== red ==
## LASER
module LASER(
	CLK,
	RST,
	X,
	Y,
	C1X,
	C1Y,
	C2X,
	C2Y,
	DONE
);
Settings: LEC_CHECK=0, CAP_MARGIN=20, CORE_MARGIN=2, CORE_UTILIZATION=40, SLEW_MARGIN=20; clock period 5.79 ns.
run.sh (not shown) runs the stock make flow with config.mk's settings and CLKGATE_MAP_FILE=.
Inputs modified between red and blue:
Settings: swapping 40 for 8 in CORE_UTILIZATION; swapping 5.79 for 7.1 in the clock period (ns, I/O delays scaled along).
blue improves on red in power spent charging and discharging nets. blue vs. red: final cell count shows an increase of 2394, fill cell instance count of the final layout +21800. blue reached the end of the flow, and the finished layout is clean on the timing, design-rule and antenna checks. The final net count in blue was lower than what red gave. When the final numbers for red and blue were put side by side, the power in sequential cells turned out to be greater in red. Of blue and red, it is blue that has the higher worst-margin pin slew. Summary — power, blue relative to red: lower, by 19%. red -> blue: chip area estimate from yosys synthesis delta 0, exact match. Utilization sits lower in blue than in red.
#### Input delta (green over blue)
Settings: CORE_UTILIZATION changed from 8 to 72; CAP_MARGIN changed from 20 to 15; HOLD_SLACK_MARGIN newly set to -0.08; SETUP_SLACK_MARGIN newly set to 0.78; PLACE_DENSITY_LB_ADDON newly set to 0.0; the clock period (ns, I/O delays scaled along) changed from 7.1 to 4.98.
- In green the implementation ran to completion but is not tape-out ready, as the final checks report setup timing.
- Share of power burned in the clock network delta for green relative to blue: 4.5 points lower
- Delta (green minus blue): clock skew now smaller; fmax now larger; number of buffers and inverters on the critical path now smaller.
- Compared with blue, final cell area excluding filler cells in green decreased by more than 10%.
- Between blue and green, minimum setup slack in the final design decreased.
- The number of cells on the critical path in green was lower than what blue gave.
Input-level comparison between orange and green:
Settings: PLACE_DENSITY_LB_ADDON removed (was 0.0); HOLD_SLACK_MARGIN removed (was -0.08); SETUP_SLACK_MARGIN removed (was 0.78); CAP_MARGIN changed from 15 to 20; ABC_AREA newly set to 1; CTS_CLUSTER_DIAMETER newly set to 343; the clock period (ns, I/O delays scaled along) changed from 4.98 to 2.7.
- The final report for orange shows a completed flow and a layout that fails verification, specifically setup timing.
- Delta (orange minus green): worst hold slack now larger; via count of the first global-routing pass now larger; final cell count now larger.
The following lists how purple was set up differently from orange:
Settings: removing CTS_CLUSTER_DIAMETER (formerly 343); setting CTS_CLUSTER_SIZE to 48 for the first time; setting SETUP_SLACK_MARGIN to 1.21 for the first time; removing ABC_AREA (formerly 1); setting PLACE_DENSITY_LB_ADDON to 0.0 for the first time; changing the clock period (ns, I/O delays scaled along) from 2.7 to 4.43.
==> comparison <==
In purple the implementation ran to completion but is not tape-out ready, as the final checks report setup timing. Delta (purple minus orange): summed area of non-filler cells in the final layout -about 6.5%; wire length the detailed router placed on met1 -about 17%; minimum period implied by the final worst setup slack -0.43 ns; share of the clock period used by the worst path after layout -93 points. | pin slew with the least headroom to its limit | higher: orange |. purple ended up with fewer standard cells than orange. The register-to-register slack of purple exceeds that of orange by 2.16 ns.


The RTL this note starts from:
==> flow/design.v <==
module LASER(
	CLK,
	RST,
	X,
	Y,
	C1X,
	C1Y,
	C2X,
	C2Y,
	DONE
);
input 		    CLK, RST;
input [3:0]         X, Y;
output reg	    DONE;
output reg [3:0]    C1X, C1Y, C2X, C2Y;
parameter    s_idle    = 'd0,
	     s_input   = 'd1,
	     s_circle1 = 'd2,
             s_circle2 = 'd3,
	     s_check   = 'd4,
	     s_output  = 'd5;
integer    i,j;
reg 	     map[0:15][0:15];
reg [2:0]    current_state, next_state;
reg [5:0]    cover_num1, best_num1, cover_num2, best_num2, previous_sum; 	
reg [6:0]    cnt, cnt1;
reg signed [4:0]    bias_x, bias_y;
reg signed [4:0]    cur_x, cur_y, cir1_x, cir1_y, cir2_x, cir2_y;
reg signed [4:0]    best_x1, best_y1, best_x2, best_y2;
reg signed [4:0]    last_x1, last_y1, last_x2, last_y2;
wire	convergence, search_finish, delay_flag;
wire    outside_x1, outside_y1, outside_x2, outside_y2;
wire signed[5:0]    dis1, dis2; 		
assign dis1 = (cur_x-cir1_x)*(cur_x-cir1_x) + (cur_y-cir1_y)*(cur_y-cir1_y);
assign dis2 = (cur_x-cir2_x)*(cur_x-cir2_x) + (cur_y-cir2_y)*(cur_y-cir2_y);
assign search_finish = (cnt == 'd63 && cnt1 == 'd80);
assign delay_flag = (cnt1 == 'd80);
assign convergence = (best_num1 + best_num2 <= previous_sum );
assign outside_x1 = (cir1_x + bias_x > 'd15 || cir1_x + bias_x < 0);
assign outside_y1 = (cir1_y + bias_y > 'd15 || cir1_y + bias_y < 0);
assign outside_x2 = (cir2_x + bias_x > 'd15 || cir2_x + bias_x < 0);
assign outside_y2 = (cir2_y + bias_y > 'd15 || cir2_y + bias_y < 0);
always@(posedge CLK) begin
        if(RST)	
            current_state <= s_idle;
        else	
	    current_state <= next_state;
end
always@(*) begin
        next_state = current_state;
        case(current_state)
            s_idle   : 			     next_state = s_input;
	    s_input  :  if(cnt == 'd39)	     next_state = s_circle1;
	    s_circle1:  if(search_finish)    next_state = s_circle2;
	    s_circle2:  if(search_finish)    next_state = s_check;
	    s_check  :  if(convergence)	     next_state = s_output;
	                else	             next_state = s_circle2;
	    s_output : 			     next_state = s_input;
        endcase
end
always@(posedge CLK) begin
        case(current_state)
            s_idle   :  if(RST)			       cnt <= 'd0;  
	    s_input  :  if(cnt == 'd39)		       cnt <= 'd0;
		        else 			       cnt <= cnt+1;
	    s_circle1:  if(next_state == s_circle2)    cnt <= 'd0;
		        else if(delay_flag)	       cnt <= cnt+1;
	    s_circle2:  if(next_state == s_check)      cnt <= 'd0;     
	                else if(delay_flag)	       cnt <= cnt+1;
	    s_output :				       cnt <= 'd0;					
        endcase
end
always@(posedge CLK) begin
        case(current_state)
            s_idle   :  if(RST)		  cnt1 <= 'd0;  
	    s_circle1:  if(delay_flag)    cnt1 <= 'd0;
	                else 		  cnt1 <= cnt1+1;
	    s_circle2:  if(delay_flag)	  cnt1 <= 'd0;
		        else 		  cnt1 <= cnt1+1;
	    s_output :			  cnt1 <= 'd0;
    endcase
end
always@(posedge CLK) begin
        case(current_state)
            s_idle   : if(RST)
		           for(i=0;i<16;i=i+1)
		               for(j=0;j<16;j=j+1)
		                   map[i][j] <= 'd0;
	    s_input  : map[X][Y] <= 'd1;
	    s_output : for(i=0;i<16;i=i+1)
		           for(j=0;j<16;j=j+1)
			       map[i][j] <= 'd0;		
        endcase
end
always@(posedge CLK) begin
	case(current_state)
		s_idle   : if(RST)    cur_x <= 0;
		s_circle1: 	      cur_x <= (outside_x1) ? 0 : cir1_x + bias_x;
		s_circle2:	      cur_x <= (outside_x2) ? 0 : cir2_x + bias_x;
		s_output : 	      cur_x <= 0;
	endcase
end
always@(posedge CLK) begin
	case(current_state)
		s_idle   : if(RST)    cur_y <= 0;
		s_circle1: 	      cur_y <= (outside_y1) ? 0 : cir1_y + bias_y;
		s_circle2:	      cur_y <= (outside_y2) ? 0 : cir2_y + bias_y;
		s_output : 	      cur_y <= 0;
	endcase
end
always@(posedge CLK) begin
	case(current_state)
	    s_idle   : 	if(RST)    
                            begin	
                                cir1_x <= 2; 			
                                cir1_y <= 0; 		 	
                            end
	    s_circle1:  if(delay_flag)			
			    begin	
			        if(cir1_x == 'd14)	
                                    begin	
                                        cir1_x <= 2; 			
                                        cir1_y <= cir1_y+2; 	
                                    end
			        else				
                                    begin	
                                        cir1_x <= cir1_x + 2;
				    end
			     end
			 else if(delay_flag)		
                             begin	
                                 cir1_x <= cir1_x + 2;
			     end 
	     s_check  :  if(!convergence)
		             begin   
                                 cir1_x <= best_x2;
		                 cir1_y <= best_y2;
		             end  
	     s_output :	 begin	
                             cir1_x <= 2; 			
                             cir1_y <= 0;
 			 end
	 endcase
end
always@(posedge CLK) begin
	case(current_state)
	    s_idle   : 	if(RST)					
                            begin
                                cir2_x <= 2; 			
                                cir2_y <= 0; 			
                            end
	    s_circle2:  if(delay_flag)
			    begin	
			        if(cir2_x == 'd14)	
                                    begin	
                                        cir2_x <= 2; 			
                                        cir2_y <= cir2_y+2;
                                    end
				else
				    begin
                                	cir2_x <= cir2_x + 2;
				    end
			     end
	    s_check  :  if(!convergence)
		            begin	
                                cir2_x <= 2; 			
                                cir2_y <= 0; 			
                            end
	    s_output :	
		        begin	
                            cir2_x <= 2; 			
                            cir2_y <= 0; 			
                        end
	endcase
end
always@(posedge CLK) begin
	case(current_state)
	    s_idle   :  if(RST)					
                            begin	
                                best_x1 <= 0; 
                                best_y1 <= 0; 												
                            end
	    s_circle1:  if(delay_flag)			
                            begin	
                                best_x1 <= (cover_num1 > best_num1) ? cir1_x : best_x1;
				best_y1 <= (cover_num1 > best_num1) ? cir1_y : best_y1;
                            end
	    s_check  :  if(!convergence)		
                            begin	
                                best_x1 <= best_x2;
			        best_y1 <= best_y2;										
                            end
	    s_output :							
                            begin	
                                best_x1 <= 0; 
				best_y1 <= 0; 												
                            end
	endcase
end
always@(posedge CLK) begin
	case(current_state)
            s_idle   : 	if(RST)					
                            begin
	                        best_x2 <= 0; 
				best_y2 <= 0;
 			    end
	    s_circle2:  if(delay_flag)			
                            begin
                         	best_x2 <= (cover_num2 > best_num2) ? cir2_x : best_x2;
				best_y2 <= (cover_num2 > best_num2) ? cir2_y : best_y2;
                            end 
	    s_output :	begin	
                            best_x2 <= 0; 
			    best_y2 <= 0; 	
                        end
	endcase
end
always@(posedge CLK) begin
	case(current_state)
	    s_idle   : if(RST) 					
                           bias_x <= -'d4;
	    s_circle1: if(bias_x == 'd4)
		           bias_x <= -'d4;
		       else
			   bias_x <= bias_x+1;
	    s_circle2: if(bias_x == 'd4)		
                           bias_x <= -'d4;
		       else	
			   bias_x <= bias_x+1;
	    s_output : bias_x <= -'d4;
	endcase
end
always@(posedge CLK) begin
	case(current_state)
	    s_idle   : if(RST) 					
                           bias_y <= -'d4;
	    s_circle1: if(delay_flag)			
                           bias_y <= -'d4;
		       else if(bias_x == 'd4)	
                           bias_y <= bias_y+1;	 			
	    s_circle2: if(delay_flag)			
                           bias_y <= -'d4;
		       else if(bias_x == 'd4)	
                           bias_y <= bias_y+1;	
	    s_output : bias_y <= -'d4;
	endcase
end
always@(posedge CLK) begin
	case(current_state)
	    s_idle   : if(RST) 												
                           cover_num1 <= 'd0;
	    s_circle1: if(delay_flag)										
                           cover_num1 <= 'd0;
		       else if(outside_x1 || outside_y1)					
                           cover_num1 <= cover_num1;
		       else if(dis1 <= 'sd16  && map[cur_x][cur_y] == 'd1)	
                           cover_num1 <= cover_num1+1;					 
	    s_output : 						 								
                       cover_num1 <= 'd0;
	endcase
end
always@(posedge CLK) begin
	case(current_state)
	    s_idle   : if(RST) 												
                           best_num1 <= 'd0;
	    s_circle1: if(delay_flag)										
                           best_num1 <= (cover_num1 > best_num1) ? cover_num1 : best_num1;					
	    s_check  : if(!convergence)										
                           best_num1 <= best_num2;		
	    s_output : 														
                           best_num1 <= 'd0;
	endcase
end
always@(posedge CLK) begin
	case(current_state)
	    s_idle   : if(RST) 												
                           cover_num2 <= 'd0;				
	    s_circle2: if(delay_flag)										
                           cover_num2 <= 'd0;
		       else if(outside_x2 || outside_y2)					
                           cover_num2 <= cover_num2;
		       else if(dis2 <= 'sd16  && map[cur_x][cur_y] == 'd1)	
                           cover_num2 <= (dis1 > 'sd16) ? cover_num2+1 : cover_num2;	
	    s_output : 														
                       cover_num2 <= 'd0;
	endcase
end
always@(posedge CLK) begin
	case(current_state)
	    s_idle   : if(RST) 												
                           best_num2 <= 'd0;				
	    s_circle2: if(delay_flag)										
                           best_num2 <= (cover_num2 > best_num2) ? cover_num2 : best_num2;
	    s_check	 : if(!convergence)										
                           best_num2 <= 'd0;
	    s_output : 														
                           best_num2 <= 'd0;
	endcase
end
always@(posedge CLK) begin
	case(current_state)
	    s_idle   : if(RST) 	           previous_sum <= 'd0;				
	    s_check  : if(!convergence)    previous_sum <= best_num1 + best_num2;	
	    s_output : 		           previous_sum <= 'd0;
	endcase
end
always@(posedge CLK) begin
	if(current_state == s_check && !convergence)
	begin
	    last_x1 <= best_x1;
	    last_y1 <= best_y1;
	    last_x2 <= best_x2;
	    last_y2 <= best_y2;
	end
	else if(current_state == s_output)
	begin
            last_x1 <= 'd0;
	    last_y1 <= 'd0;
	    last_x2 <= 'd0;
	    last_y2 <= 'd0;
	end
end
always@(posedge CLK) begin
	if(next_state == s_output)    DONE <= 'd1;
	else			      DONE <= 'd0;
end
always@(posedge CLK) begin
	if(next_state == s_output) 
	begin
	    C1X <= last_x1[3:0];
	    C1Y <= last_y1[3:0];
	    C2X <= last_x2[3:0];
	    C2Y <= last_y2[3:0];
	end
	else
	begin
	    C1X <= 'd0;
	    C1Y <= 'd0;
	    C2X <= 'd0;
	    C2Y <= 'd0;
	end
end
endmodule 
==> flow/config.mk <==
export PLATFORM = sky130hd
export DESIGN_NAME = LASER
export DESIGN_NICKNAME = LASER
export VERILOG_FILES = /design/flow/design.v
export SDC_FILE = /design/flow/constraint.sdc
export NUM_CORES = 4
export LEC_CHECK = 0
export CAP_MARGIN = 20
export CORE_MARGIN = 2
export CORE_UTILIZATION = 72
export CTS_CLUSTER_SIZE = 10
export PLACE_DENSITY_LB_ADDON = 0.08
export SETUP_SLACK_MARGIN = -0.14
export SLEW_MARGIN = 20
==> flow/constraint.sdc <==
create_clock -name core_clock -period 4.83 [get_ports {CLK}]
set_input_delay 0.9660 -clock core_clock [delete_from_list [all_inputs] [get_ports {CLK}]]
set_output_delay 0.9660 -clock core_clock [all_outputs]
set_load 0.01 [all_outputs]
The starting point completed, yet does not pass: setup timing.
Next try:
CORE_UTILIZATION = 41   (was 72)
CTS_CLUSTER_SIZE = unset   (was 10)
PLACE_DENSITY_LB_ADDON = unset   (was 0.08)
SETUP_SLACK_MARGIN = unset   (was -0.14)
clock period = 5.79 ns   (was 4.83 ns; I/O delays follow)
Now the flow produced a clean layout.
Cell area goes up by 0.49%.
Power goes down by 13%.
Global-route usage goes down by 16 points.
Next try:
CORE_UTILIZATION = 72   (was 41)
PLACE_DENSITY_LB_ADDON = 0.0   (was unset)
SETUP_SLACK_MARGIN = -0.31   (was unset)
clock period = 4.98 ns   (was 5.79 ns; I/O delays follow)
With this change the flow reached the layout checks and failed them: setup timing.
Non-clock buffer count came out higher by 36.
Die size goes down by 42%.
Via count goes up by 5.2%.
Worst setup slack gets worse by 590 ps.
Next try:
CORE_UTILIZATION = 40   (was 72)
PLACE_DENSITY_LB_ADDON = unset   (was 0.0)
SETUP_SLACK_MARGIN = unset   (was -0.31)
clock period = 5.89 ns   (was 4.98 ns; I/O delays follow)
The changed run went through all stages and came out clean. Clock skew is higher by 10 ps. Worst setup slack improves by 630 ps. Die area is higher by well over a third. Non-clock buffer count is lower by 40. Routed wire length is lower by a few percent. Area after synthesis does not change. Clock-buffer cell count is higher by 6. Global-route usage is lower by 16 points. Power is lower by roughly a tenth.
No activity file was given, so power comes from the tool's default toggle rates.
